[flow/run.sh]
#!/bin/bash
# the make line also repeats each setting of config.mk as NAME=value (left out here)
make -C /OpenROAD-flow-scripts/flow DESIGN_CONFIG=/design/flow/config.mk WORK_HOME=/design/flow/orfs CLKGATE_MAP_FILE= finish
[flow/config.mk]
export PLATFORM = sky130hd
export DESIGN_NAME = sw
export DESIGN_NICKNAME = sw
export VERILOG_FILES = /design/flow/design.v
export SDC_FILE = /design/flow/constraint.sdc
export NUM_CORES = 4
export LEC_CHECK = 0
export ABC_AREA = 0
export CAP_MARGIN = 20
export CELL_PAD_IN_SITES_GLOBAL_PLACEMENT = 1
export CORE_ASPECT_RATIO = 0.54
export CORE_MARGIN = 2
export CORE_UTILIZATION = 72
export CTS_CLUSTER_DIAMETER = 247
export CTS_CLUSTER_SIZE = 13
export GPL_TIMING_DRIVEN = 1
export HOLD_SLACK_MARGIN = -0.08
export PLACE_DENSITY_LB_ADDON = 0.07
export SETUP_SLACK_MARGIN = -0.1
export SLEW_MARGIN = 20
[flow/constraint.sdc]
create_clock -name core_clock -period 4.45 [get_ports {clk}]
set_input_delay 0.8900 -clock core_clock [delete_from_list [all_inputs] [get_ports {clk}]]
set_output_delay 0.8900 -clock core_clock [all_outputs]
set_load 0.01 [all_outputs]
[flow/design.v]
module sw(i0, i1, i2, i3, o0, o1, o2, o3, clk, rst);
  input clk, rst;
  input [9:0] i0, i1, i2, i3;
  output [9:0] o0, o1, o2, o3;
	wire [9:0] co0, co1, co2, co3;  
	wire [3:0] req0, req1, req2, req3;  
	ib ib0(i0, co0, req0, ack0, full0, clk, rst);
	ib ib1(i1, co1, req1, ack1, full1, clk, rst);
	ib ib2(i2, co2, req2, ack2, full2, clk, rst);
	ib ib3(i3, co3, req3, ack3, full3, clk, rst);
	ackor ackor0(ack00, ack10, ack20, ack30, ack0);
	ackor ackor1(ack01, ack11, ack21, ack31, ack1);
	ackor ackor2(ack02, ack12, ack22, ack32, ack2);
	ackor ackor3(ack03, ack13, ack23, ack33, ack3);
	arb arb0(req0[0], req1[0], req2[0], req3[0], ack00, ack01, ack02, ack03, clk, rst);
	arb arb1(req0[1], req1[1], req2[1], req3[1], ack10, ack11, ack12, ack13, clk, rst);
	arb arb2(req0[2], req1[2], req2[2], req3[2], ack20, ack21, ack22, ack23, clk, rst);
	arb arb3(req0[3], req1[3], req2[3], req3[3], ack30, ack31, ack32, ack33, clk, rst);
	cb cb(co0, co1, co2, co3, o0, o1, o2, o3,
		{ack03, ack02, ack01, ack00}, {ack13, ack12, ack11, ack10},
		{ack23, ack22, ack21, ack20}, {ack33, ack32, ack31, ack30});
endmodule
module ib(pkti, pkto, req, ack, full, clk, rst);
  input ack, clk, rst;
  input [9:0] pkti;
  output full;
  output [9:0] pkto;
  output [3:0] req;
	wire [3:0] reqi;
	mkwe mkwe(pkti, we);  
	fifo fifo(pkti, we, full, pkto, re, empty, clk, rst);
	isbm isbm(pkto[9:8], re, empty, reqi, req, ack, clk, rst);
	mkreq mkreq(pkto, reqi, clk, rst);
endmodule
module isbm(cmd, re, empty, reqi, req_out, ack, clk, rst);
  input clk, rst, empty, ack;
  input [1:0] cmd;
  input [3:0] reqi;
  output re;
  reg [3:0] req;
  reg [1:0] mode;
  localparam MODE_WAIT_HEAD = 2'b00;
  localparam MODE_WAIT_ACK = 2'b01;
  localparam MODE_WAIT_TAIL = 2'b10;
  localparam CMD_HEAD = 2'b10;
  localparam CMD_TAIL = 2'b11;
  output [3:0] req_out;
  assign req_out = req;
  assign re = ack;
  always @(posedge clk) begin
    if (rst) begin
      mode <= MODE_WAIT_HEAD;
      req <= 0;
    end else begin
      if (mode == MODE_WAIT_HEAD && !empty && cmd == CMD_HEAD) begin
        mode <= MODE_WAIT_ACK;
        req <= reqi;
      end else if (mode == MODE_WAIT_ACK && ack) begin
        mode <= MODE_WAIT_TAIL;
      end else if (mode == MODE_WAIT_TAIL && !empty && cmd == CMD_TAIL) begin
        mode <= MODE_WAIT_HEAD;
        req <= 0;
      end else begin
      end
    end
  end
endmodule
module fifo(in, we, full, out, re, empty, clk, rst);
  input clk, rst, we, re;
  input [9:0] in;
  output [9:0] out;
  output empty, full;
  reg [4:0] head, tail;
  reg [9:0] buffer [0:16];  
  wire [4:0] next_head;
  wire [4:0] next_tail;
  assign out = empty ? {(9+1){1'b0}} : buffer[head];
  assign next_head = (head + 1) % 17;
  assign next_tail = (tail + 1) % 17;
  assign empty = (head == tail);
  assign full = (next_tail == head);
  integer i;
  always @(posedge clk) begin
    if (rst) begin
      head <= 0;
      tail <= 0;
      for (i = 0; i <= 16; i++) begin
        buffer[i] = 0;
      end
    end else begin
      if (we & !full) begin
        buffer[tail] <= in;
        tail <= next_tail;
      end
      if (re & !empty) begin
        head <= next_head;
      end
    end
  end
endmodule
module mkreq(pkt, req, clk, rst);
  input clk, rst;
  input [9:0] pkt;
  output [3:0] req;
  assign req = pkt[9:8] == 2'b10 ? (1 << pkt[1:0]) : 0;
endmodule
module mkwe (pkt, we);
  input [9:0] pkt;
  output we;
  assign we = pkt[9:8] != 0;
endmodule
module arb (req0, req1, req2, req3, ack0, ack1, ack2, ack3, clk, rst);
  input clk, rst;
  input req0, req1, req2, req3;  
  output ack0, ack1, ack2, ack3;  
  reg [3:0] lead;  
  reg [2:0] ack;  
  wire [3:0] first, second, third, forth;
  wire [3:0] reqs;
  assign first = lead;
  assign second = (lead + 1) % 4;
  assign third = (lead + 2) % 4;
  assign forth = (lead + 3) % 4;
  assign reqs = {req3, req2, req1, req0};
  assign ack0 = (req0 && ack == 1);
  assign ack1 = (req1 && ack == 2);
  assign ack2 = (req2 && ack == 3);
  assign ack3 = (req3 && ack == 4);
  always @(posedge clk) begin
    if (rst) begin
      lead <= 0;
      ack <= 0;
    end else begin
      if (ack != 0) begin
        if ((ack == 1 && !req0) || (ack == 2 && !req1) || (ack == 3 && !req2) || (ack == 4 && !req3)) begin
          ack <= 0;
        end
      end else begin
        if (reqs[first]) begin
          ack <= first + 1;
          lead <= (lead + 1) % 4;
        end else if (reqs[second]) begin
          ack <= second + 1;
          lead <= (lead + 1) % 4;
        end else if (reqs[third]) begin
          ack <= third + 1;
          lead <= (lead + 1) % 4;
        end else if (reqs[forth]) begin
          ack <= forth + 1;
          lead <= (lead + 1) % 4;
        end else begin
        end
      end
    end
  end
endmodule
module cb(i0, i1, i2, i3, o0, o1, o2, o3, d0, d1, d2, d3);
  input [9:0] i0, i1, i2, i3;
  input [3:0] d0, d1, d2, d3;
  output [9:0] o0, o1, o2, o3;
  cbsel cbsel0(i0, i1, i2, i3, o0, d0);
  cbsel cbsel1(i0, i1, i2, i3, o1, d1);
  cbsel cbsel2(i0, i1, i2, i3, o2, d2);
  cbsel cbsel3(i0, i1, i2, i3, o3, d3);
endmodule
module cbsel (in0, in1, in2, in3, out, port);
  input [9:0] in0, in1, in2, in3;
  input [3:0] port;
  output[9:0] out;
  assign out = (port == 4'b0000) ? 0 :
               (port == 4'b0001) ? in0 :
               (port == 4'b0010) ? in1 :
               (port == 4'b0100) ? in2 :
               (port == 4'b1000) ? in3 :
               9'bx;
endmodule
module ackor (ack0, ack1, ack2, ack3, ack);
  input ack0, ack1, ack2, ack3;
  output ack;
  assign ack = ack0 || ack1 || ack2 || ack3;
endmodule
==> results of run 1 <==
[layer usage]
| metal | vias up | GRT usage (%) |
|---|---|---|
| met5 | - | 0.157 |
| met2 | 4288 | 58.7 |
| met1 | 21100 | 62.3 |
| met4 | 12 | 13.2 |
| met3 | 695 | 16.0 |
| li1 | 17500 | - |
[area by class of cell]
class / instances / area (um2)
inverters: 71 / 269
flip-flops and latches: 1388 / 40600
clock buffers: 217 / 3350
repair buffers: 542 / 5110
diodes: 8 / 20.0
clock inverters: 2 / 13.8
multi-input cells: 2601 / 22500
well taps: 1189 / 1490
fillers: 4150 / 14700
[through the flow]
stage / power (W) / worst slack, ps
after global routing: 0.0355 / -214
after CTS: 0.0338 / -267
after detailed placement: 0.0241 / -269
after floorplan: 0.0206 / -238
after global placement: 0.0239 / -63.0
final: 0.0347 / -219
[timing repair]
item                       CTS  global route
cloned                       8             3
resized                    272           139
pin swaps                   16            28
setup buffers               40            28
setup endpoints to repair  473          1666
hold buffers                 0             0
==> impl_metrics.prom, run 1 <==
# HELP chip_impl_metric Yosys and OpenROAD flow results
# TYPE chip_impl_metric gauge
chip_impl_info{name="top_cells_by_area",value="edfxtp_1 60%, mux4_2 14%, nor2_1 4.7%"} 1
chip_impl_info{name="worstHoldEndpoint",value="ib3.isbm.mode[1]"} 1
chip_impl_metric{name="met3_length",unit="um"} 34600
chip_impl_metric{name="fraction_of_synthesized_cell_area_taken_by_the_top_area_cell_type",unit="%"} 60.3
chip_impl_metric{name="finalClockPeriodUsage",unit="%"} 105
chip_impl_metric{name="pg_comb",unit="W"} 0.00941
chip_impl_metric{name="cts_htree_levels",unit=""} 3
chip_impl_metric{name="finalCoreUtilization",unit="%"} 83.3
chip_impl_info{name="rr_startpoint",value="ib2.fifo.tail[1]"} 1
chip_impl_metric{name="min_period",unit="ps"} 4670
chip_impl_metric{name="cts_buffer_depth",unit=""} 3
chip_impl_info{name="timing.critical_path.cells",value="buf_12, buf_12, buf_16, mux4_2, mux4_2, mux2i_1, buf_4, or2_4, o22ai_1, a221o_1, buf_6"} 1
chip_impl_info{name="setup.worst_path.start_class",value="flop"} 1
chip_impl_metric{name="crit_path_max_fanout",unit=""} 4
chip_impl_metric{name="dieArea",unit="um2"} 91100
chip_impl_metric{name="synth_nets",unit=""} 4472
chip_impl_metric{name="synth_stat.cells",unit=""} 4354
chip_impl_metric{name="tightest_slew",unit="ps"} 1190
chip_impl_metric{name="vias",unit=""} 43600
chip_impl_info{name="cp-endpoint",value="o2[2]"} 1
chip_impl_metric{name="ys.flops",unit=""} 1388
chip_impl_metric{name="adder_share",unit="%"} 1.49
chip_impl_metric{name="postSynthAreaPerCell",unit="um2"} 14.6
chip_impl_info{name="synth.most_common_cell",value="edfxtp_1"} 1
chip_impl_metric{name="grt_pass1_vias",unit=""} 41400
chip_impl_metric{name="worst_ep_required_time",unit="ps"} 3560
chip_impl_metric{name="flip_flop_and_latch_power",unit="W"} 0.0157
chip_impl_info{name="so_faults",value="setup timing"} 1
chip_impl_metric{name="placed_cells_incl_taps",unit=""} 5731
chip_impl_info{name="cp-end-kind",value="output pin"} 1
chip_impl_metric{name="die-height",unit="um"} 223
chip_impl_info{name="rr_endpoint",value="ib2.fifo.buffer[22][6]"} 1
chip_impl_metric{name="late_pin_clk_latency",unit="ps"} 730
chip_impl_metric{name="pin_count_of_the_biggest_net_entering_global_routing",unit=""} 60
chip_impl_metric{name="post_synth_ao_oa_area_fraction",unit="%"} 4.92
chip_impl_info{name="critical_path.top_delay_family",value="multiplexers"} 1
chip_impl_metric{name="max_stage_delay",unit="ps"} 590
chip_impl_metric{name="crit_buf_inv",unit=""} 5
chip_impl_metric{name="io_buffers",unit=""} 81
chip_impl_metric{name="seq_area_frac_synth",unit="%"} 63.7
chip_impl_metric{name="fmax",unit="GHz"} 0.214
chip_impl_info{name="min-delay-path-class",value="flop to flop"} 1
chip_impl_metric{name="vdd.ir_drop.worst",unit="V"} 0.000410
chip_impl_metric{name="drt-met1-wl",unit="um"} 67100
chip_impl_info{name="yosys-dominant-comb-family",value="multiplexers"} 1
chip_impl_metric{name="power_per_cell_area",unit="nW/um2"} 474
chip_impl_info{name="rsz_0062_raised_after_global_routing",value="true"} 1
chip_impl_info{name="cts_root_buffer",value="clkbuf_16"} 1
chip_impl_info{name="top_cells_by_count",value="1280 x edfxtp_1, 792 x nor2_1, 402 x mux4_2, 316 x nand2_1, 152 x clkbuf_1"} 1
chip_impl_metric{name="detailed_route_wire_length",unit="um"} 191000
chip_impl_metric{name="placement_rows",unit=""} 80
chip_impl_metric{name="power_frac_seq",unit="%"} 45.2
chip_impl_info{name="clock_tree_from_tritoncts",value="yes"} 1
chip_impl_metric{name="drcViolationCount",unit=""} 0
chip_impl_metric{name="timing.max_slew.rel_slack",unit="%"} 20.2
chip_impl_metric{name="max_transition_viols_final",unit=""} 0
chip_impl_info{name="power.largest_group",value="sequential cells"} 1
chip_impl_metric{name="drt-vias-per-instance",unit=""} 7.25
chip_impl_metric{name="antenna_found_initial",unit=""} 14
chip_impl_metric{name="tritoncts.num_buffers",unit=""} 116
chip_impl_metric{name="clock_sinks",unit=""} 1388
chip_impl_metric{name="stdcell_area",unit="um2"} 73300
chip_impl_metric{name="fin_worst_hold_slack",unit="ps"} 460
chip_impl_metric{name="io_pins",unit=""} 82
chip_impl_metric{name="final_antenna_net_count",unit=""} 0
chip_impl_metric{name="place_congestion",unit=""} 0.977
chip_impl_metric{name="finish.cell_count_without_fillers",unit=""} 6018
chip_impl_metric{name="mux_share",unit="%"} 15.6
chip_impl_metric{name="core_util_floorplan",unit="%"} 72.5
chip_impl_metric{name="tool_warnings",unit=""} 66
chip_impl_metric{name="finalSetupViolations",unit=""} 40
chip_impl_metric{name="worst_clock_skew",unit="ps"} 21.8
chip_impl_metric{name="drt_iter0_markers",unit=""} 7586
chip_impl_metric{name="drv_cap",unit=""} 0
chip_impl_info{name="slowest_stage",value="mux4_2"} 1
chip_impl_metric{name="r2r_slack",unit="ps"} 10
chip_impl_metric{name="tns",unit="ps"} -4290
chip_impl_metric{name="ys_warn_count",unit=""} 30
chip_impl_metric{name="crit_arrival",unit="ps"} 3780
chip_impl_metric{name="cp.depth",unit=""} 11
chip_impl_metric{name="async_reset_ff_share",unit="%"} 0
chip_impl_metric{name="avgRoutedWirePerCell",unit="um"} 31.8
chip_impl_metric{name="synth-simple-area-share",unit="%"} 10.5
chip_impl_metric{name="met2RoutedLength",unit="um"} 81100
chip_impl_metric{name="die_x",unit="um"} 409
chip_impl_metric{name="static-leakage-power",unit="nW"} 24.7
chip_impl_metric{name="clkSlewWorstSetupHoldPaths",unit="ps"} 70
chip_impl_metric{name="netSwitchingFraction",unit="%"} 31.8
chip_impl_metric{name="r2r.worst_path.cells",unit=""} 18
chip_impl_info{name="type_of_the_worst_setup_path",value="flop to output pin"} 1
chip_impl_metric{name="fp.coreArea",unit="um2"} 88000
chip_impl_info{name="worstHoldStart",value="ib3.isbm.mode[1]"} 1
chip_impl_metric{name="holdPathStages",unit=""} 1
chip_impl_metric{name="combinationalPowerShare",unit="%"} 27.1
chip_impl_info{name="ys_dominant_reg_cell",value="edfxtp_1"} 1
chip_impl_metric{name="synth_chip_area",unit="um2"} 63800
chip_impl_metric{name="cellInternalPower",unit="W"} 0.0237
chip_impl_metric{name="layout_setup_ws",unit="ps"} -219
chip_impl_metric{name="syn_area",unit="um2"} 63800
chip_impl_metric{name="overall_routing_resource_usage",unit="%"} 42.0
chip_impl_metric{name="first_pass_iters",unit=""} 8
chip_impl_info{name="top_signal_layer_used",value="met5"} 1
chip_impl_metric{name="final_net_count",unit=""} 4838
chip_impl_metric{name="share_clk_of_total_power",unit="%"} 27.8
chip_impl_metric{name="grt_pass1_wl",unit="um"} 276000
chip_impl_metric{name="net_sw_power",unit="W"} 0.0111
chip_impl_metric{name="dpl.hpwl",unit="um"} 124000
chip_impl_metric{name="hold_viol",unit=""} 0
chip_impl_info{name="synthDominantAreaCellType",value="edfxtp_1"} 1
chip_impl_metric{name="synth_cells",unit=""} 4354
chip_impl_metric{name="ys_types",unit=""} 99
chip_impl_metric{name="area.growth.synth_to_final",unit="%"} 15.0
chip_impl_metric{name="grt_remaining_overflow",unit=""} 0
chip_impl_metric{name="p_clk",unit="W"} 0.00965
chip_impl_info{name="status",value="finished with violations"} 1
chip_impl_metric{name="synth_xor_xnor_area_share",unit="%"} 1.29
chip_impl_metric{name="synth-edff-count",unit=""} 1280
chip_impl_metric{name="placed_cell_area",unit="um2"} 68500
==> run 2, diff against run 1 <==
- ABC_AREA: 0 -> 1
- CAP_MARGIN: 20 -> 35
- CELL_PAD_IN_SITES_DETAIL_PLACEMENT: unset -> 2
- CORE_ASPECT_RATIO: 0.54 -> 1.18
- CORE_MARGIN: 2 -> 3
- CORE_UTILIZATION: 72 -> 51
- CTS_CLUSTER_DIAMETER: 247 -> unset
- GPL_ROUTABILITY_DRIVEN: unset -> 0
- GPL_TIMING_DRIVEN: 1 -> 0
- HOLD_SLACK_MARGIN: -0.08 -> unset
- MAX_ROUTING_LAYER: unset -> met5
- MIN_ROUTING_LAYER: unset -> met2
- PLACE_DENSITY: unset -> 0.6
- PLACE_DENSITY_LB_ADDON: 0.07 -> unset
- SETUP_SLACK_MARGIN: -0.1 -> unset
- clock period: 4.45 -> 6.0 ns (I/O delays scaled with it)
==> run 2 against run 1 <==
The flow now stops in 3_5_place_dp. Synthesized cell count increased by 42%. Die area grew 45%. Area after synthesis grew 2.0%.
==> impl_metrics.prom, run 2 <==
# HELP chip_impl_metric Implementation results
# TYPE chip_impl_metric gauge
chip_impl_metric{name="dieArea",unit="um2"} 132000
chip_impl_metric{name="adder_share",unit="%"} 1.46
chip_impl_info{name="top_cells_by_area",value="edfxtp_1 59%, nor2_1 8.5%, o21ai_0 5.4%"} 1
chip_impl_metric{name="synth-simple-area-share",unit="%"} 17.0
chip_impl_metric{name="synth_xor_xnor_area_share",unit="%"} 0.679
chip_impl_info{name="ys_dominant_reg_cell",value="edfxtp_1"} 1
chip_impl_metric{name="post_synth_ao_oa_area_fraction",unit="%"} 12.4
chip_impl_metric{name="die-height",unit="um"} 394
chip_impl_info{name="synth.most_common_cell",value="nor2_1"} 1
chip_impl_info{name="stop_stage",value="3_5_place_dp"} 1
chip_impl_metric{name="ys.flops",unit=""} 1388
chip_impl_info{name="top_cells_by_count",value="1476 x nor2_1, 1280 x edfxtp_1, 703 x o21ai_0, 482 x nand2_1, 325 x clkbuf_1"} 1
chip_impl_metric{name="core_util_floorplan",unit="%"} 51.6
chip_impl_metric{name="ys_types",unit=""} 62
chip_impl_metric{name="mux_share",unit="%"} 0.893
chip_impl_metric{name="ys_warn_count",unit=""} 30
chip_impl_metric{name="fp.coreArea",unit="um2"} 126000
chip_impl_metric{name="synth_stat.cells",unit=""} 6195
chip_impl_metric{name="placement_rows",unit=""} 141
chip_impl_metric{name="synth-edff-count",unit=""} 1280
chip_impl_info{name="synthDominantAreaCellType",value="edfxtp_1"} 1
chip_impl_metric{name="postSynthAreaPerCell",unit="um2"} 10.5
chip_impl_metric{name="die_x",unit="um"} 335
chip_impl_info{name="yosys-dominant-comb-family",value="simple AND/OR/NAND/NOR gates"} 1
chip_impl_metric{name="io_pins",unit=""} 82
chip_impl_metric{name="seq_area_frac_synth",unit="%"} 62.5
chip_impl_info{name="error_message",value="[ERROR DPL-0033] detailed placement checks failed during check placement."} 1
chip_impl_info{name="status",value="aborted with a tool error"} 1
chip_impl_metric{name="fraction_of_synthesized_cell_area_taken_by_the_top_area_cell_type",unit="%"} 59.1
chip_impl_metric{name="synth_chip_area",unit="um2"} 65000
chip_impl_metric{name="io_buffers",unit=""} 81
chip_impl_metric{name="synth_cells",unit=""} 6195
chip_impl_metric{name="synth_nets",unit=""} 6313
chip_impl_metric{name="syn_area",unit="um2"} 65000
chip_impl_metric{name="async_reset_ff_share",unit="%"} 0
[run 2: per-stage QoR]
stage	area [um2]	hold slack [ps]
floorplan	65000	435
global placement	67900	453
==> run 3, diff against run 2 <==
- CAP_MARGIN: 35 -> 30
- CELL_PAD_IN_SITES_DETAIL_PLACEMENT: 2 -> 0
- CELL_PAD_IN_SITES_GLOBAL_PLACEMENT: 1 -> unset
- CORE_ASPECT_RATIO: 1.18 -> unset
- CORE_MARGIN: 3 -> 2
- CORE_UTILIZATION: 51 -> 49
- CTS_CLUSTER_SIZE: 13 -> 74
- GPL_ROUTABILITY_DRIVEN: 0 -> unset
- GPL_TIMING_DRIVEN: 0 -> unset
- MAX_ROUTING_LAYER: met5 -> unset
- MIN_ROUTING_LAYER: met2 -> unset
- PLACE_DENSITY: 0.6 -> unset
- PLACE_DENSITY_LB_ADDON: unset -> 0.19
- SETUP_SLACK_MARGIN: unset -> -0.06
- SLEW_MARGIN: 20 -> 10
- TNS_END_PERCENT: unset -> 25
- clock period: 6.0 -> 3.71 ns (I/O delays scaled with it)
==> run 3 against run 2 <==
The layout now fails its checks (setup timing). Area after synthesis stayed put. Synthesized cell count stayed put. Die area is 2.9% higher.
==> impl_metrics.prom, run 3 <==
# HELP chip_impl_metric Yosys and OpenROAD flow results
# TYPE chip_impl_metric gauge
chip_impl_info{name="status",value="finished with violations"} 1
chip_impl_info{name="so_faults",value="setup timing"} 1
chip_impl_info{name="cp-endpoint",value="o0[4]"} 1
chip_impl_info{name="top_cells_by_area",value="edfxtp_1 59%, nor2_1 8.5%, o21ai_0 5.4%"} 1
chip_impl_metric{name="static-leakage-power",unit="nW"} 29.7
chip_impl_metric{name="dieArea",unit="um2"} 136000
chip_impl_info{name="cts_root_buffer",value="clkbuf_16"} 1
chip_impl_metric{name="layout_setup_ws",unit="ps"} -346
chip_impl_metric{name="worst_clock_skew",unit="ps"} 26.4
chip_impl_metric{name="cellInternalPower",unit="W"} 0.0315
chip_impl_metric{name="finalSetupViolations",unit=""} 40
chip_impl_metric{name="late_pin_clk_latency",unit="ps"} 790
chip_impl_metric{name="timing.max_slew.rel_slack",unit="%"} 37.5
chip_impl_metric{name="async_reset_ff_share",unit="%"} 0
chip_impl_metric{name="die-height",unit="um"} 368
chip_impl_metric{name="min_period",unit="ps"} 4060
chip_impl_metric{name="synth_stat.cells",unit=""} 6195
chip_impl_metric{name="combinationalPowerShare",unit="%"} 28.4
chip_impl_metric{name="syn_area",unit="um2"} 65000
chip_impl_info{name="top_cells_by_count",value="1476 x nor2_1, 1280 x edfxtp_1, 703 x o21ai_0, 482 x nand2_1, 325 x clkbuf_1"} 1
chip_impl_metric{name="grt_pass1_wl",unit="um"} 281000
chip_impl_metric{name="tritoncts.num_buffers",unit=""} 145
chip_impl_info{name="rr_startpoint",value="ib0.fifo.tail[0]"} 1
chip_impl_metric{name="pg_comb",unit="W"} 0.0132
chip_impl_metric{name="drcViolationCount",unit=""} 0
chip_impl_metric{name="tightest_slew",unit="ps"} 936
chip_impl_metric{name="net_sw_power",unit="W"} 0.0148
chip_impl_info{name="min-delay-path-class",value="flop to flop"} 1
chip_impl_metric{name="grt_util_met3",unit="%"} 5.42
chip_impl_metric{name="clock_sinks",unit=""} 1388
chip_impl_metric{name="place_congestion",unit=""} 0.924
chip_impl_metric{name="power_per_cell_area",unit="nW/um2"} 579
chip_impl_metric{name="max_transition_viols_final",unit=""} 0
chip_impl_info{name="cpMostUsedCell",value="buf_12"} 1
chip_impl_metric{name="pre_cts_slack",unit="ps"} -328
chip_impl_metric{name="ys_warn_count",unit=""} 30
chip_impl_metric{name="finalClockPeriodUsage",unit="%"} 109
chip_impl_metric{name="tool_warnings",unit=""} 66
chip_impl_metric{name="cts_buffer_depth",unit=""} 3
chip_impl_metric{name="area.growth.synth_to_final",unit="%"} 22.9
chip_impl_metric{name="hold_viol",unit=""} 0
chip_impl_metric{name="synth_nets",unit=""} 6313
chip_impl_metric{name="dpl.hpwl",unit="um"} 122000
chip_impl_metric{name="fp.coreArea",unit="um2"} 132000
chip_impl_metric{name="grt_pass1_vias",unit=""} 47500
chip_impl_metric{name="overall_routing_resource_usage",unit="%"} 26.8
chip_impl_metric{name="power_frac_seq",unit="%"} 40.5
chip_impl_info{name="cp-end-kind",value="output pin"} 1
chip_impl_metric{name="synth_xor_xnor_area_share",unit="%"} 0.679
chip_impl_metric{name="ys.flops",unit=""} 1388
chip_impl_metric{name="synth-simple-area-share",unit="%"} 17.0
chip_impl_metric{name="core_util_floorplan",unit="%"} 49.4
chip_impl_metric{name="placed_cell_area",unit="um2"} 71500
chip_impl_info{name="clock_tree_from_tritoncts",value="yes"} 1
chip_impl_metric{name="mux_share",unit="%"} 0.893
chip_impl_info{name="critical_path.top_delay_family",value="buffers and inverters"} 1
chip_impl_metric{name="synth_cells",unit=""} 6195
chip_impl_metric{name="vdd.ir_drop.worst",unit="V"} 0.000454
chip_impl_metric{name="vias",unit=""} 50400
chip_impl_metric{name="io_pins",unit=""} 82
chip_impl_metric{name="first_pass_iters",unit=""} 6
chip_impl_info{name="slowest_stage",value="dfxtp_4"} 1
chip_impl_metric{name="postSynthAreaPerCell",unit="um2"} 10.5
chip_impl_metric{name="stdcell_area",unit="um2"} 79900
chip_impl_info{name="type_of_the_worst_setup_path",value="flop to output pin"} 1
chip_impl_metric{name="r2r_slack",unit="ps"} 30
chip_impl_metric{name="layout.filler_cells",unit=""} 10500
chip_impl_info{name="rr_endpoint",value="ib0.fifo.buffer[4][0]"} 1
chip_impl_metric{name="grt_remaining_overflow",unit=""} 0
chip_impl_metric{name="adder_share",unit="%"} 1.46
chip_impl_metric{name="r2r.worst_path.cells",unit=""} 24
chip_impl_metric{name="grt_util_met2",unit="%"} 41.4
chip_impl_metric{name="pin_count_of_the_biggest_net_entering_global_routing",unit=""} 96
chip_impl_metric{name="netSwitchingFraction",unit="%"} 32.0
chip_impl_metric{name="fraction_of_synthesized_cell_area_taken_by_the_top_area_cell_type",unit="%"} 59.1
chip_impl_metric{name="seq_area_frac_synth",unit="%"} 62.5
chip_impl_info{name="busiest_layer",value="met2"} 1
chip_impl_metric{name="flip_flop_and_latch_power",unit="W"} 0.0188
chip_impl_metric{name="die_x",unit="um"} 368
chip_impl_metric{name="p_clk",unit="W"} 0.0144
chip_impl_metric{name="clkSlewWorstSetupHoldPaths",unit="ps"} 60
chip_impl_metric{name="antenna_found_initial",unit=""} 1
chip_impl_metric{name="final_antenna_net_count",unit=""} 0
chip_impl_metric{name="crit_buf_inv",unit=""} 8
chip_impl_metric{name="synth-edff-count",unit=""} 1280
chip_impl_info{name="worstHoldStart",value="ib2.isbm.mode[1]"} 1
chip_impl_metric{name="cts_htree_levels",unit=""} 4
chip_impl_metric{name="placement_rows",unit=""} 133
chip_impl_info{name="timing.critical_path.cells",value="buf_12, inv_16, buf_12, buf_12, buf_8, buf_6, o21ai_2, o221ai_1, nand3_1, a31oi_1, buf_4, a21oi_1, o21ai_1, o21ai_1, o21ai_2, buf_2"} 1
chip_impl_metric{name="fmax",unit="GHz"} 0.247
chip_impl_metric{name="worst_ep_required_time",unit="ps"} 2970
chip_impl_metric{name="cts.hold.buffers_added",unit=""} 0
chip_impl_metric{name="holdPathStages",unit=""} 2
chip_impl_metric{name="cp.depth",unit=""} 16
chip_impl_info{name="synth.most_common_cell",value="nor2_1"} 1
chip_impl_metric{name="drt-vias-per-instance",unit=""} 5.89
chip_impl_metric{name="synth_chip_area",unit="um2"} 65000
chip_impl_info{name="worstHoldEndpoint",value="ib2.isbm.mode[1]"} 1
chip_impl_metric{name="max_stage_delay",unit="ps"} 390
chip_impl_metric{name="detailed_route_wire_length",unit="um"} 190000
chip_impl_metric{name="avgRoutedWirePerCell",unit="um"} 22.2
chip_impl_info{name="synthDominantAreaCellType",value="edfxtp_1"} 1
chip_impl_info{name="yosys-dominant-comb-family",value="simple AND/OR/NAND/NOR gates"} 1
chip_impl_metric{name="crit_path_max_fanout",unit=""} 7
chip_impl_metric{name="drv_cap",unit=""} 0
chip_impl_metric{name="ys_types",unit=""} 62
chip_impl_info{name="power.largest_group",value="sequential cells"} 1
chip_impl_metric{name="drt_iter0_markers",unit=""} 5819
chip_impl_metric{name="share_clk_of_total_power",unit="%"} 31.0
chip_impl_info{name="rsz_0062_raised_after_global_routing",value="true"} 1
chip_impl_metric{name="final_net_count",unit=""} 6795
chip_impl_metric{name="use_met1",unit="%"} 38.4
chip_impl_metric{name="io_buffers",unit=""} 81
chip_impl_metric{name="tns",unit="ps"} -10430
chip_impl_info{name="setup.worst_path.start_class",value="flop"} 1
chip_impl_info{name="ys_dominant_reg_cell",value="edfxtp_1"} 1
chip_impl_metric{name="crit_arrival",unit="ps"} 3310
chip_impl_metric{name="post_synth_ao_oa_area_fraction",unit="%"} 12.4
run 3: through the flow:
stage | total power [W] | utilization (%) | instances | hold WS (ps)
2_1_floorplan | 0.0256 | - | 6195 | 435
3_3_place_gp | 0.0296 | 54.3 | 8160 | 447
3_5_place_dp | 0.0298 | 54.3 | 8161 | 454
4_1_cts | 0.0449 | 59.0 | 8470 | 462
5_1_grt | 0.0482 | 60.7 | 8552 | 486
6_report | 0.0463 | 60.7 | 8553 | 463
run 3: area by class of cell:
class	count	area (um2)	area share [%]
Timing Repair Buffer	779	8150	10.2
Antenna cell	1	2.50	0.00313
Clock buffer	187	3930	4.92
Timing Repair inverter	1	8.76	0.0110
Clock inverter	80	723	0.905
Sequential cell	1388	40700	50.9
Inverter	332	1320	1.65
Multi-Input combinational cell	4030	22900	28.7
Tap cell	1755	2200	2.75
run 3: repair_timing:
| action | CTS | global route |
|---|---|---|
| endpoints found under the hold margin | 0 | 0 |
| gates cloned | 18 | 39 |
| pin swaps | 105 | 119 |
| setup endpoints to repair | 409 | 2001 |
| resized | 455 | 421 |
| buffers inserted | 35 | 48 |
run 3: layer usage:
layer | wire [um] | up-vias
met3 | 18400 | 327
met1 | 80700 | 24700
met2 | 86100 | 2230
li1 | - | 23200
met4 | 4670 | 2
met5 | 13 | -
==> run 4, diff against run 3 <==
- ABC_AREA: 1 -> unset
- CAP_MARGIN: 30 -> 20
- CELL_PAD_IN_SITES_DETAIL_PLACEMENT: 0 -> unset
- CELL_PAD_IN_SITES_GLOBAL_PLACEMENT: unset -> 3
- CORE_UTILIZATION: 49 -> 40
- CTS_CLUSTER_SIZE: 74 -> unset
- GPL_ROUTABILITY_DRIVEN: unset -> 0
- MIN_ROUTING_LAYER: unset -> met2
- PLACE_DENSITY_LB_ADDON: 0.19 -> unset
- SETUP_SLACK_MARGIN: -0.06 -> unset
- SLEW_MARGIN: 10 -> 20
- TNS_END_PERCENT: 25 -> unset
- clock period: 3.71 -> 6.0 ns (I/O delays scaled with it)
==> run 4 against run 3 <==
The run now finishes clean. Via count up 0.85%. Sequential power down 38%. Clock power down 32%. Global-route usage up 8.0 points. Cell area down 8.1%. Count of clock-buffer cells in the layout up 22. Critical path type unchanged. Sequential cell count unchanged. Wire length up 0.99%. Non-clock buffer count down 435. Register-to-register slack better by 470 ps. Setup slack better by 570 ps.
==> impl_metrics.prom, run 4 <==
# HELP chip_impl_metric Yosys and OpenROAD flow results
# TYPE chip_impl_metric gauge
chip_impl_metric{name="core_util_floorplan",unit="%"} 40.3
chip_impl_metric{name="p_clk",unit="W"} 0.00975
chip_impl_metric{name="area.growth.synth_to_final",unit="%"} 15.2
chip_impl_metric{name="netSwitchingFraction",unit="%"} 31.8
chip_impl_info{name="type_of_the_worst_setup_path",value="flop to output pin"} 1
chip_impl_metric{name="syn_area",unit="um2"} 63800
chip_impl_metric{name="first_pass_iters",unit=""} 10
chip_impl_info{name="slowest_stage",value="dfxtp_4"} 1
chip_impl_metric{name="layout_setup_ws",unit="ps"} 219
chip_impl_metric{name="final_antenna_net_count",unit=""} 0
chip_impl_metric{name="io_buffers",unit=""} 81
chip_impl_metric{name="power_per_cell_area",unit="nW/um2"} 374
chip_impl_metric{name="tool_warnings",unit=""} 64
chip_impl_info{name="synth.most_common_cell",value="edfxtp_1"} 1
chip_impl_metric{name="postSynthAreaPerCell",unit="um2"} 14.6
chip_impl_metric{name="layout.filler_cells",unit=""} 14000
chip_impl_metric{name="cts_buffer_depth",unit=""} 3
chip_impl_metric{name="pre_cts_slack",unit="ps"} 513
chip_impl_metric{name="pin_count_of_the_biggest_net_entering_global_routing",unit=""} 81
chip_impl_metric{name="finalSetupViolations",unit=""} 0
chip_impl_info{name="cp-endpoint",value="o2[6]"} 1
chip_impl_metric{name="net_sw_power",unit="W"} 0.00874
chip_impl_metric{name="clkSlewWorstSetupHoldPaths",unit="ps"} 60
chip_impl_info{name="worstHoldEndpoint",value="ib1.isbm.mode[1]"} 1
chip_impl_metric{name="power_frac_seq",unit="%"} 42.4
chip_impl_metric{name="fp.coreArea",unit="um2"} 158000
chip_impl_metric{name="synth-simple-area-share",unit="%"} 10.5
chip_impl_metric{name="crit_path_max_fanout",unit=""} 30
chip_impl_metric{name="finalCoreUtilization",unit="%"} 46.4
chip_impl_metric{name="placed_cells_incl_taps",unit=""} 6453
chip_impl_info{name="ys_dominant_reg_cell",value="edfxtp_1"} 1
chip_impl_metric{name="holdPathStages",unit=""} 1
chip_impl_info{name="cp-end-kind",value="output pin"} 1
chip_impl_metric{name="r2r_slack",unit="ps"} 500
chip_impl_metric{name="met3_length",unit="um"} 80500
chip_impl_metric{name="tns",unit="ps"} 0
chip_impl_metric{name="drt_iter0_markers",unit=""} 7272
chip_impl_metric{name="crit_buf_inv",unit=""} 2
chip_impl_info{name="yosys-dominant-comb-family",value="multiplexers"} 1
chip_impl_metric{name="async_reset_ff_share",unit="%"} 0
chip_impl_metric{name="fmax",unit="GHz"} 0.173
chip_impl_info{name="cts_root_buffer",value="clkbuf_16"} 1
chip_impl_metric{name="antenna_found_initial",unit=""} 0
chip_impl_metric{name="synth_xor_xnor_area_share",unit="%"} 1.29
chip_impl_metric{name="seq_area_frac_synth",unit="%"} 63.7
chip_impl_metric{name="worst_ep_required_time",unit="ps"} 4800
chip_impl_metric{name="io_pins",unit=""} 82
chip_impl_info{name="min-delay-path-class",value="flop to flop"} 1
chip_impl_metric{name="detailed_route_wire_length",unit="um"} 192000
chip_impl_metric{name="synth_stat.cells",unit=""} 4354
chip_impl_metric{name="tritoncts.num_buffers",unit=""} 159
chip_impl_metric{name="worst_clock_skew",unit="ps"} 57.2
chip_impl_metric{name="finish.cell_count_without_fillers",unit=""} 6777
chip_impl_metric{name="cts.hold.buffers_added",unit=""} 0
chip_impl_metric{name="drcViolationCount",unit=""} 0
chip_impl_info{name="status",value="no timing/DRC/antenna violations"} 1
chip_impl_metric{name="dieArea",unit="um2"} 163000
chip_impl_metric{name="final_net_count",unit=""} 4682
chip_impl_info{name="rr_startpoint",value="ib1.fifo.tail[1]"} 1
chip_impl_metric{name="share_clk_of_total_power",unit="%"} 35.5
chip_impl_metric{name="drt-met1-wl",unit="um"} 0
chip_impl_metric{name="grt_remaining_overflow",unit=""} 0
chip_impl_info{name="power.largest_group",value="sequential cells"} 1
chip_impl_metric{name="late_pin_clk_latency",unit="ps"} 810
chip_impl_metric{name="drt-vias-per-instance",unit=""} 7.50
chip_impl_info{name="rr_endpoint",value="ib1.fifo.buffer[9][6]"} 1
chip_impl_metric{name="max_stage_delay",unit="ps"} 720
chip_impl_metric{name="ys_warn_count",unit=""} 30
chip_impl_metric{name="grt_pass1_vias",unit=""} 58300
chip_impl_metric{name="timing.max_slew.rel_slack",unit="%"} 22.2
chip_impl_metric{name="avgRoutedWirePerCell",unit="um"} 28.3
chip_impl_metric{name="die-height",unit="um"} 403
chip_impl_info{name="timing.critical_path.cells",value="buf_12, mux4_2, mux4_2, mux2_2, nand2_1, o22ai_1, a221o_1, clkdlybuf4s50_1"} 1
chip_impl_metric{name="cp.depth",unit=""} 8
chip_impl_metric{name="static-leakage-power",unit="nW"} 24.1
chip_impl_metric{name="placement_rows",unit=""} 146
chip_impl_metric{name="synth-edff-count",unit=""} 1280
chip_impl_metric{name="hold_viol",unit=""} 0
chip_impl_info{name="setup.worst_path.start_class",value="flop"} 1
chip_impl_metric{name="max_transition_viols_final",unit=""} 0
chip_impl_metric{name="min_period",unit="ps"} 5780
chip_impl_info{name="top_cells_by_area",value="edfxtp_1 60%, mux4_2 14%, nor2_1 4.7%"} 1
chip_impl_metric{name="ys.flops",unit=""} 1388
chip_impl_metric{name="mux_share",unit="%"} 15.6
chip_impl_info{name="critical_path.top_delay_family",value="multiplexers"} 1
chip_impl_metric{name="drv_cap",unit=""} 0
chip_impl_metric{name="pg_comb",unit="W"} 0.00608
chip_impl_metric{name="post_synth_ao_oa_area_fraction",unit="%"} 4.92
chip_impl_metric{name="cts_htree_levels",unit=""} 4
chip_impl_metric{name="synth_nets",unit=""} 4472
chip_impl_info{name="rsz_0062_raised_after_global_routing",value="false"} 1
chip_impl_metric{name="cellInternalPower",unit="W"} 0.0188
chip_impl_info{name="top_signal_layer_used",value="met5"} 1
chip_impl_metric{name="clock_sinks",unit=""} 1388
chip_impl_metric{name="synth_cells",unit=""} 4354
chip_impl_metric{name="grt_pass1_wl",unit="um"} 278000
chip_impl_metric{name="overall_routing_resource_usage",unit="%"} 34.7
chip_impl_metric{name="placed_cell_area",unit="um2"} 68000
chip_impl_metric{name="stdcell_area",unit="um2"} 73500
chip_impl_info{name="cpMostUsedCell",value="mux4_2"} 1
chip_impl_metric{name="fraction_of_synthesized_cell_area_taken_by_the_top_area_cell_type",unit="%"} 60.3
chip_impl_metric{name="combinationalPowerShare",unit="%"} 22.1
chip_impl_info{name="synthDominantAreaCellType",value="edfxtp_1"} 1
chip_impl_metric{name="flip_flop_and_latch_power",unit="W"} 0.0117
chip_impl_metric{name="adder_share",unit="%"} 1.49
chip_impl_metric{name="vias",unit=""} 50800
chip_impl_metric{name="vdd.ir_drop.worst",unit="V"} 0.000260
chip_impl_info{name="clock_tree_from_tritoncts",value="yes"} 1
chip_impl_metric{name="met2RoutedLength",unit="um"} 100000
chip_impl_info{name="worstHoldStart",value="ib1.isbm.mode[1]"} 1
chip_impl_metric{name="die_x",unit="um"} 403
chip_impl_info{name="top_cells_by_count",value="1280 x edfxtp_1, 792 x nor2_1, 402 x mux4_2, 316 x nand2_1, 152 x clkbuf_1"} 1
chip_impl_metric{name="dpl.hpwl",unit="um"} 124000
chip_impl_metric{name="synth_chip_area",unit="um2"} 63800
chip_impl_metric{name="crit_arrival",unit="ps"} 4580
chip_impl_metric{name="ys_types",unit=""} 99
chip_impl_metric{name="tightest_slew",unit="ps"} 1160
chip_impl_metric{name="finalClockPeriodUsage",unit="%"} 96.3
chip_impl_metric{name="r2r.worst_path.cells",unit=""} 16
-- run 4: per-layer routing --
layer | track usage, % | up-vias
met1 | - | 17600
met3 | 46.4 | 943
met5 | 6.51 | -
met2 | 41.8 | 15100
li1 | - | 17100
met4 | 6.11 | 35
-- run 4: area by class of cell --
class,instances,area [um2],share of cell area (%)
inverter,71,267,0.363
tap,2072,2590,3.53
timing repair buffer,344,3010,4.09
clock buffer,209,4270,5.81
clock inverter,86,932,1.27
multi-input combinational,2600,21800,29.6
sequential,1388,40600,55.3
antenna,7,17.5,0.0238
-- run 4: what timing repair did --
action                     4_1_cts  5_1_grt
setup buffers                    0       22
pin swaps                        0        0
setup endpoints to repair        3       24
gates resized                    1        8
-- run 4: metrics by stage --
stage | hold WS (ps) | power [W]
after floorplan | 433 | 0.0153
after global placement | 439 | 0.0177
after CTS | 460 | 0.0273
after global routing | 472 | 0.0285
final | 454 | 0.0275
after detailed placement | 445 | 0.0177
==> run 5, diff against run 4 <==
- CELL_PAD_IN_SITES_GLOBAL_PLACEMENT: 3 -> 2
- CORE_ASPECT_RATIO: unset -> 0.59
- CORE_MARGIN: 2 -> 10
- CORE_UTILIZATION: 40 -> 20
- CTS_CLUSTER_DIAMETER: unset -> 354
- PLACE_DENSITY_LB_ADDON: unset -> 0.11
- SLEW_MARGIN: 20 -> 10
- TNS_END_PERCENT: unset -> 55
- clock period: 6.0 -> 4.56 ns (I/O delays scaled with it)
==> run 5 against run 4 <==
Now fails the layout checks on setup timing. Die area up 110%. Via count rose by 6.3%. Utilization fell by 20 points. Power rose by 46%. Synthesized cell count stayed put. Sequential cell count is the same. Critical path depth increased by 4. Area after synthesis is the same. Register-to-register slack lost 350 ps. Global-route usage down 13 points.
==> impl_metrics.prom, run 5 <==
# HELP chip_impl_metric Yosys and OpenROAD flow results
# TYPE chip_impl_metric gauge
chip_impl_info{name="status",value="finished with violations"} 1
chip_impl_info{name="so_faults",value="setup timing"} 1
chip_impl_info{name="slowest_stage",value="mux4_2"} 1
chip_impl_metric{name="sequential_cell_area",unit="um2"} 40600
chip_impl_info{name="min-delay-path-class",value="flop to flop"} 1
chip_impl_metric{name="max_transition_viols_final",unit=""} 0
chip_impl_info{name="rr_endpoint",value="ib0.fifo.buffer[26][1]"} 1
chip_impl_metric{name="synth_nets",unit=""} 4472
chip_impl_metric{name="synth_chip_area",unit="um2"} 63800
chip_impl_info{name="worstHoldStart",value="ib3.isbm.mode[1]"} 1
chip_impl_info{name="synthDominantAreaCellType",value="edfxtp_1"} 1
chip_impl_metric{name="vias",unit=""} 54000
chip_impl_metric{name="timing.max_slew.rel_slack",unit="%"} 21.0
chip_impl_metric{name="ys.flops",unit=""} 1388
chip_impl_info{name="ys_dominant_reg_cell",value="edfxtp_1"} 1
chip_impl_metric{name="fraction_of_synthesized_cell_area_taken_by_the_top_area_cell_type",unit="%"} 60.3
chip_impl_metric{name="vdd.ir_drop.worst",unit="V"} 0.000288
chip_impl_metric{name="overall_routing_resource_usage",unit="%"} 21.9
chip_impl_metric{name="tightest_slew",unit="ps"} 1170
chip_impl_metric{name="ys_types",unit=""} 99
chip_impl_metric{name="worst_clock_skew",unit="ps"} 42.1
chip_impl_metric{name="antenna_found_initial",unit=""} 1
chip_impl_metric{name="crit_buf_inv",unit=""} 6
chip_impl_metric{name="synth_stat.cells",unit=""} 4354
chip_impl_info{name="timing.critical_path.cells",value="buf_12, buf_16, buf_6, buf_6, mux4_2, mux4_2, mux2i_4, buf_6, or2_4, o22ai_1, a221o_1, buf_2"} 1
chip_impl_metric{name="power_frac_seq",unit="%"} 38.1
chip_impl_metric{name="drt_iter0_markers",unit=""} 5519
chip_impl_metric{name="net_sw_power",unit="W"} 0.0135
chip_impl_metric{name="placement_rows",unit=""} 159
chip_impl_metric{name="first_pass_iters",unit=""} 8
chip_impl_metric{name="grt_pass1_vias",unit=""} 65600
chip_impl_metric{name="pg_comb",unit="W"} 0.0113
chip_impl_info{name="cp-endpoint",value="o0[3]"} 1
chip_impl_metric{name="postSynthAreaPerCell",unit="um2"} 14.6
chip_impl_metric{name="max_stage_delay",unit="ps"} 550
chip_impl_metric{name="tool_warnings",unit=""} 65
chip_impl_info{name="yosys-dominant-comb-family",value="multiplexers"} 1
chip_impl_metric{name="flip_flop_and_latch_power",unit="W"} 0.0153
chip_impl_metric{name="final_net_count",unit=""} 5109
chip_impl_metric{name="seq_area_frac_synth",unit="%"} 63.7
chip_impl_metric{name="layout.filler_cells",unit=""} 32600
chip_impl_metric{name="drt-vias-per-instance",unit=""} 5.76
chip_impl_metric{name="detailed_route_wire_length",unit="um"} 256000
chip_impl_metric{name="multi_input_logic_area",unit="um2"} 23000
chip_impl_metric{name="fin_worst_hold_slack",unit="ps"} 459
chip_impl_info{name="worstHoldEndpoint",value="ib3.isbm.mode[1]"} 1
chip_impl_metric{name="synth-simple-area-share",unit="%"} 10.5
chip_impl_metric{name="async_reset_ff_share",unit="%"} 0
chip_impl_info{name="synth.most_common_cell",value="edfxtp_1"} 1
chip_impl_metric{name="cts_buffer_depth",unit=""} 4
chip_impl_metric{name="netSwitchingFraction",unit="%"} 33.7
chip_impl_info{name="type_of_the_worst_setup_path",value="flop to output pin"} 1
chip_impl_metric{name="static-leakage-power",unit="nW"} 27.5
chip_impl_metric{name="io_pins",unit=""} 82
chip_impl_info{name="power.largest_group",value="sequential cells"} 1
chip_impl_metric{name="synth-edff-count",unit=""} 1280
chip_impl_metric{name="adder_share",unit="%"} 1.49
chip_impl_metric{name="holdPathStages",unit=""} 1
chip_impl_info{name="top_cells_by_count",value="1280 x edfxtp_1, 792 x nor2_1, 402 x mux4_2, 316 x nand2_1, 152 x clkbuf_1"} 1
chip_impl_metric{name="pin_count_of_the_biggest_net_entering_global_routing",unit=""} 45
chip_impl_metric{name="cts.hold.buffers_added",unit=""} 0
chip_impl_metric{name="mux_share",unit="%"} 15.6
chip_impl_metric{name="core_util_floorplan",unit="%"} 20.1
chip_impl_metric{name="final_antenna_net_count",unit=""} 0
chip_impl_metric{name="avgRoutedWirePerCell",unit="um"} 27.3
chip_impl_metric{name="dieArea",unit="um2"} 343000
chip_impl_info{name="cp-end-kind",value="output pin"} 1
chip_impl_metric{name="power_per_cell_area",unit="nW/um2"} 482
chip_impl_metric{name="grt_pass1_wl",unit="um"} 353000
chip_impl_info{name="clock_tree_from_tritoncts",value="yes"} 1
chip_impl_metric{name="dpl.hpwl",unit="um"} 177000
chip_impl_metric{name="combinationalPowerShare",unit="%"} 28.2
chip_impl_info{name="top_cells_by_area",value="edfxtp_1 60%, mux4_2 14%, nor2_1 4.7%"} 1
chip_impl_metric{name="syn_area",unit="um2"} 63800
chip_impl_metric{name="hold_viol",unit=""} 0
chip_impl_info{name="critical_path.top_delay_family",value="multiplexers"} 1
chip_impl_metric{name="late_pin_clk_latency",unit="ps"} 860
chip_impl_info{name="cpMostUsedCell",value="buf_6"} 1
chip_impl_metric{name="fp.coreArea",unit="um2"} 318000
chip_impl_metric{name="crit_path_max_fanout",unit=""} 5
chip_impl_metric{name="drv_cap",unit=""} 0
chip_impl_metric{name="r2r.worst_path.cells",unit=""} 18
chip_impl_metric{name="fmax",unit="GHz"} 0.205
chip_impl_metric{name="crit_arrival",unit="ps"} 3960
chip_impl_metric{name="share_clk_of_total_power",unit="%"} 33.8
chip_impl_metric{name="die-height",unit="um"} 454
chip_impl_metric{name="cts_htree_levels",unit=""} 4
chip_impl_info{name="rr_startpoint",value="ib0.fifo.tail[0]"} 1
chip_impl_metric{name="r2r_slack",unit="ps"} 150
chip_impl_metric{name="die_x",unit="um"} 755
chip_impl_metric{name="area.growth.synth_to_final",unit="%"} 30.6
chip_impl_metric{name="cellInternalPower",unit="W"} 0.0266
chip_impl_metric{name="io_buffers",unit=""} 81
chip_impl_info{name="setup.worst_path.start_class",value="flop"} 1
chip_impl_metric{name="worst_ep_required_time",unit="ps"} 3650
chip_impl_metric{name="tns",unit="ps"} -7930
chip_impl_metric{name="pre_cts_slack",unit="ps"} -258
chip_impl_metric{name="drcViolationCount",unit=""} 0
chip_impl_metric{name="clkSlewWorstSetupHoldPaths",unit="ps"} 70
chip_impl_metric{name="synth_cells",unit=""} 4354
chip_impl_info{name="cts_root_buffer",value="clkbuf_16"} 1
chip_impl_metric{name="cp.depth",unit=""} 12
chip_impl_metric{name="tritoncts.num_buffers",unit=""} 157
chip_impl_metric{name="clock_sinks",unit=""} 1388
chip_impl_metric{name="grt_remaining_overflow",unit=""} 0
chip_impl_metric{name="finalClockPeriodUsage",unit="%"} 107
chip_impl_metric{name="layout_setup_ws",unit="ps"} -315
chip_impl_metric{name="finalSetupViolations",unit=""} 40
chip_impl_metric{name="p_clk",unit="W"} 0.0136
chip_impl_metric{name="ys_warn_count",unit=""} 30
chip_impl_info{name="rsz_0062_raised_after_global_routing",value="true"} 1
chip_impl_metric{name="post_synth_ao_oa_area_fraction",unit="%"} 4.92
chip_impl_metric{name="synth_xor_xnor_area_share",unit="%"} 1.29
chip_impl_metric{name="min_period",unit="ps"} 4880
run 5: repair_timing:
item / 4_1_cts / 5_1_grt
setup endpoints to repair: 126 / 1905
gates resized: 384 / 207
pin swaps: 44 / 52
setup buffers: 78 / 53
gates cloned: 11 / 5
run 5: final cells by class:
cell class	instances	area share (%)
Inverter	71	0.326
Tap cell	4266	6.41
Sequential cell	1388	48.8
Antenna cell	16	0.0481
Multi-Input combinational cell	2600	27.7
Clock inverter	90	1.19
Clock buffer	181	4.91
Timing Repair Buffer	773	10.6
run 5: routing by layer:
| layer | GRT usage [%] | up-vias | wire length (um) |
|---|---|---|---|
| met5 | 6.52 | - | 2840 |
| met4 | 2.46 | 64 | 7040 |
| met3 | 37.7 | 727 | 138000 |
| met2 | 20.4 | 16900 | 109000 |
| met1 | - | 18400 | 0 |
| li1 | - | 17900 | - |
run 5: through the flow:
step                      cells  utilization (%)  total power, W  area, um2
after floorplan            4354                -          0.0201      63800
after global placement     8955             23.6          0.0254      74900
after detailed placement   8956             23.6          0.0252      74900
after CTS                  9312             25.8          0.0392      81800
after global routing       9370             26.2          0.0419      83200
final                      9385             26.2          0.0402      83300
==> run 6, diff against run 5 <==
- CELL_PAD_IN_SITES_GLOBAL_PLACEMENT: 2 -> 3
- CORE_ASPECT_RATIO: 0.59 -> unset
- CORE_MARGIN: 10 -> 2
- CORE_UTILIZATION: 20 -> 40
- CTS_CLUSTER_DIAMETER: 354 -> unset
- MIN_ROUTING_LAYER: met2 -> met1
- PLACE_DENSITY_LB_ADDON: 0.11 -> unset
- clock period: 4.56 -> 6.0 ns (I/O delays scaled with it)
==> run 6 against run 5 <==
Now clean on timing, DRC and antenna. Sequential share of layout area rose by 6.8 points. Worst hold slack got worse by 1.9 ps. Clock skew fell by 4.2 ps. Sequential cell count did not move. Count of clock-buffer cells in the layout rose by 23. Wire length fell by 27%.
==> impl_metrics.prom, run 6 <==
# HELP chip_impl_metric Yosys and OpenROAD flow results
# TYPE chip_impl_metric gauge
chip_impl_info{name="status",value="no timing/DRC/antenna violations"} 1
chip_impl_metric{name="tightest_slew",unit="ps"} 1120
chip_impl_metric{name="die-height",unit="um"} 403
chip_impl_metric{name="detailed_route_wire_length",unit="um"} 186000
chip_impl_metric{name="holdPathStages",unit=""} 1
chip_impl_metric{name="final_antenna_net_count",unit=""} 0
chip_impl_info{name="worstHoldStart",value="ib1.isbm.mode[1]"} 1
chip_impl_metric{name="antennaDiodeCount",unit=""} 0
chip_impl_metric{name="core_util_floorplan",unit="%"} 40.3
chip_impl_info{name="slowest_stage",value="dfxtp_4"} 1
chip_impl_info{name="rsz_0062_raised_after_global_routing",value="false"} 1
chip_impl_metric{name="antenna_found_initial",unit=""} 2
chip_impl_metric{name="fin_worst_hold_slack",unit="ps"} 457
chip_impl_metric{name="late_pin_clk_latency",unit="ps"} 790
chip_impl_metric{name="worst_ep_required_time",unit="ps"} 4800
chip_impl_metric{name="p_clk",unit="W"} 0.00931
chip_impl_metric{name="net_sw_power",unit="W"} 0.00820
chip_impl_metric{name="synth_stat.cells",unit=""} 4354
chip_impl_metric{name="fraction_of_synthesized_cell_area_taken_by_the_top_area_cell_type",unit="%"} 60.3
chip_impl_metric{name="pg_comb",unit="W"} 0.00575
chip_impl_metric{name="min_period",unit="ps"} 5760
chip_impl_metric{name="share_clk_of_total_power",unit="%"} 34.9
chip_impl_metric{name="cp.depth",unit=""} 8
chip_impl_metric{name="max_stage_delay",unit="ps"} 610
chip_impl_metric{name="timing.max_slew.rel_slack",unit="%"} 24.9
chip_impl_metric{name="power_frac_seq",unit="%"} 43.6
chip_impl_metric{name="grt_pass1_wl",unit="um"} 273000
chip_impl_info{name="cts_root_buffer",value="clkbuf_16"} 1
chip_impl_metric{name="io_pins",unit=""} 82
chip_impl_metric{name="syn_area",unit="um2"} 63800
chip_impl_metric{name="sequential_cell_area",unit="um2"} 40600
chip_impl_metric{name="multi_input_logic_area",unit="um2"} 21700
chip_impl_metric{name="pin_count_of_the_biggest_net_entering_global_routing",unit=""} 81
chip_impl_info{name="timing.critical_path.cells",value="buf_12, mux4_2, mux4_2, mux2_2, nand2_1, o22ai_1, a221o_1, clkdlybuf4s50_1"} 1
chip_impl_metric{name="synth-simple-area-share",unit="%"} 10.5
chip_impl_metric{name="postSynthAreaPerCell",unit="um2"} 14.6
chip_impl_metric{name="seq_area_frac_synth",unit="%"} 63.7
chip_impl_metric{name="post_synth_ao_oa_area_fraction",unit="%"} 4.92
chip_impl_metric{name="hold_viol",unit=""} 0
chip_impl_info{name="setup.worst_path.start_class",value="flop"} 1
chip_impl_info{name="cpMostUsedCell",value="mux4_2"} 1
chip_impl_metric{name="finalClockPeriodUsage",unit="%"} 96.0
chip_impl_metric{name="adder_share",unit="%"} 1.49
chip_impl_metric{name="io_buffers",unit=""} 81
chip_impl_info{name="cp-endpoint",value="o0[7]"} 1
chip_impl_metric{name="r2r.worst_path.cells",unit=""} 16
chip_impl_metric{name="cts_buffer_depth",unit=""} 3
chip_impl_metric{name="synth_cells",unit=""} 4354
chip_impl_metric{name="ys.flops",unit=""} 1388
chip_impl_info{name="rr_startpoint",value="ib1.fifo.tail[1]"} 1
chip_impl_metric{name="netSwitchingFraction",unit="%"} 30.7
chip_impl_metric{name="overall_routing_resource_usage",unit="%"} 22.9
chip_impl_metric{name="avgRoutedWirePerCell",unit="um"} 27.6
chip_impl_info{name="type_of_the_worst_setup_path",value="flop to output pin"} 1
chip_impl_metric{name="drv_cap",unit=""} 0
chip_impl_metric{name="grt_pass1_vias",unit=""} 38700
chip_impl_info{name="min-delay-path-class",value="flop to flop"} 1
chip_impl_metric{name="clkSlewWorstSetupHoldPaths",unit="ps"} 60
chip_impl_metric{name="power_per_cell_area",unit="nW/um2"} 366
chip_impl_metric{name="first_pass_iters",unit=""} 8
chip_impl_metric{name="synth_chip_area",unit="um2"} 63800
chip_impl_info{name="rr_endpoint",value="ib1.fifo.buffer[9][8]"} 1
chip_impl_metric{name="drcViolationCount",unit=""} 0
chip_impl_metric{name="tool_warnings",unit=""} 64
chip_impl_metric{name="tns",unit="ps"} 0
chip_impl_metric{name="fp.coreArea",unit="um2"} 158000
chip_impl_metric{name="dpl.hpwl",unit="um"} 124000
chip_impl_metric{name="area.growth.synth_to_final",unit="%"} 14.6
chip_impl_metric{name="finalSetupViolations",unit=""} 0
chip_impl_info{name="cp-end-kind",value="output pin"} 1
chip_impl_metric{name="dieArea",unit="um2"} 163000
chip_impl_info{name="ys_dominant_reg_cell",value="edfxtp_1"} 1
chip_impl_metric{name="cellInternalPower",unit="W"} 0.0185
chip_impl_info{name="power.largest_group",value="sequential cells"} 1
chip_impl_metric{name="synth-edff-count",unit=""} 1280
chip_impl_metric{name="mux_share",unit="%"} 15.6
chip_impl_info{name="yosys-dominant-comb-family",value="multiplexers"} 1
chip_impl_info{name="clock_tree_from_tritoncts",value="yes"} 1
chip_impl_metric{name="vdd.ir_drop.worst",unit="V"} 0.000308
chip_impl_metric{name="vias",unit=""} 38000
chip_impl_metric{name="synth_xor_xnor_area_share",unit="%"} 1.29
chip_impl_metric{name="crit_arrival",unit="ps"} 4560
chip_impl_metric{name="placement_rows",unit=""} 146
chip_impl_info{name="top_cells_by_area",value="edfxtp_1 60%, mux4_2 14%, nor2_1 4.7%"} 1
chip_impl_metric{name="drt_iter0_markers",unit=""} 2994
chip_impl_info{name="synth.most_common_cell",value="edfxtp_1"} 1
chip_impl_metric{name="die_x",unit="um"} 403
chip_impl_metric{name="drt-vias-per-instance",unit=""} 5.64
chip_impl_metric{name="flip_flop_and_latch_power",unit="W"} 0.0117
chip_impl_metric{name="layout.filler_cells",unit=""} 14000
chip_impl_metric{name="ys_types",unit=""} 99
chip_impl_metric{name="combinationalPowerShare",unit="%"} 21.5
chip_impl_metric{name="crit_path_max_fanout",unit=""} 27
chip_impl_info{name="synthDominantAreaCellType",value="edfxtp_1"} 1
chip_impl_metric{name="synth_nets",unit=""} 4472
chip_impl_metric{name="static-leakage-power",unit="nW"} 24.0
chip_impl_metric{name="fmax",unit="GHz"} 0.174
chip_impl_metric{name="max_transition_viols_final",unit=""} 0
chip_impl_info{name="top_cells_by_count",value="1280 x edfxtp_1, 792 x nor2_1, 402 x mux4_2, 316 x nand2_1, 152 x clkbuf_1"} 1
chip_impl_metric{name="async_reset_ff_share",unit="%"} 0
chip_impl_info{name="worstHoldEndpoint",value="ib1.isbm.mode[1]"} 1
chip_impl_metric{name="clock_sinks",unit=""} 1388
chip_impl_metric{name="final_net_count",unit=""} 4670
chip_impl_info{name="critical_path.top_delay_family",value="multiplexers"} 1
chip_impl_metric{name="r2r_slack",unit="ps"} 540
chip_impl_metric{name="post_cts_resized",unit=""} 0
chip_impl_metric{name="worst_clock_skew",unit="ps"} 37.9
chip_impl_metric{name="ys_warn_count",unit=""} 30
chip_impl_metric{name="crit_buf_inv",unit=""} 2
chip_impl_metric{name="cts_htree_levels",unit=""} 4
chip_impl_metric{name="grt_remaining_overflow",unit=""} 0
chip_impl_metric{name="tritoncts.num_buffers",unit=""} 157
-- run 6: area by class of cell --
class	count	area share, %
Sequential cell	1388	55.6
Multi-Input combinational cell	2600	29.7
Clock buffer	204	5.70
Timing Repair Buffer	334	4.07
Tap cell	2072	3.55
Clock inverter	77	1.07
Inverter	71	0.365
-- run 6: through the flow --
| stage | setup WS (ps) | cell area, um2 | power (W) | std cells | util (%) |
|---|---|---|---|---|---|
| 2_1_floorplan | 1080 | 63800 | 0.0153 | 4354 | - |
| 3_3_place_gp | 425 | 68000 | 0.0177 | 6452 | 42.9 |
| 3_5_place_dp | 591 | 68100 | 0.0177 | 6455 | 43.0 |
| 4_1_cts | 26.0 | 73000 | 0.0270 | 6736 | 46.1 |
| 5_1_grt | 47.7 | 73100 | 0.0279 | 6746 | 46.2 |
| 6_report | 242 | 73100 | 0.0267 | 6746 | 46.2 |
-- run 6: layer usage --
metal	global-route usage, %	up-vias	routed length, um	part of all wire [%]
met1	32.3	19800	83400	45
met5	0	-	0	0
li1	-	17200	-	-
met4	4.84	0	3300	1.8
met3	2.94	209	7680	4.1
met2	38.3	849	91500	49
-- run 6: repair_timing --
action	CTS	global route
endpoints found under the setup margin	0	4
hold buffers	0	0
setup buffers	0	6
Power figures rest on the tool's default switching activity, not on a simulated workload.
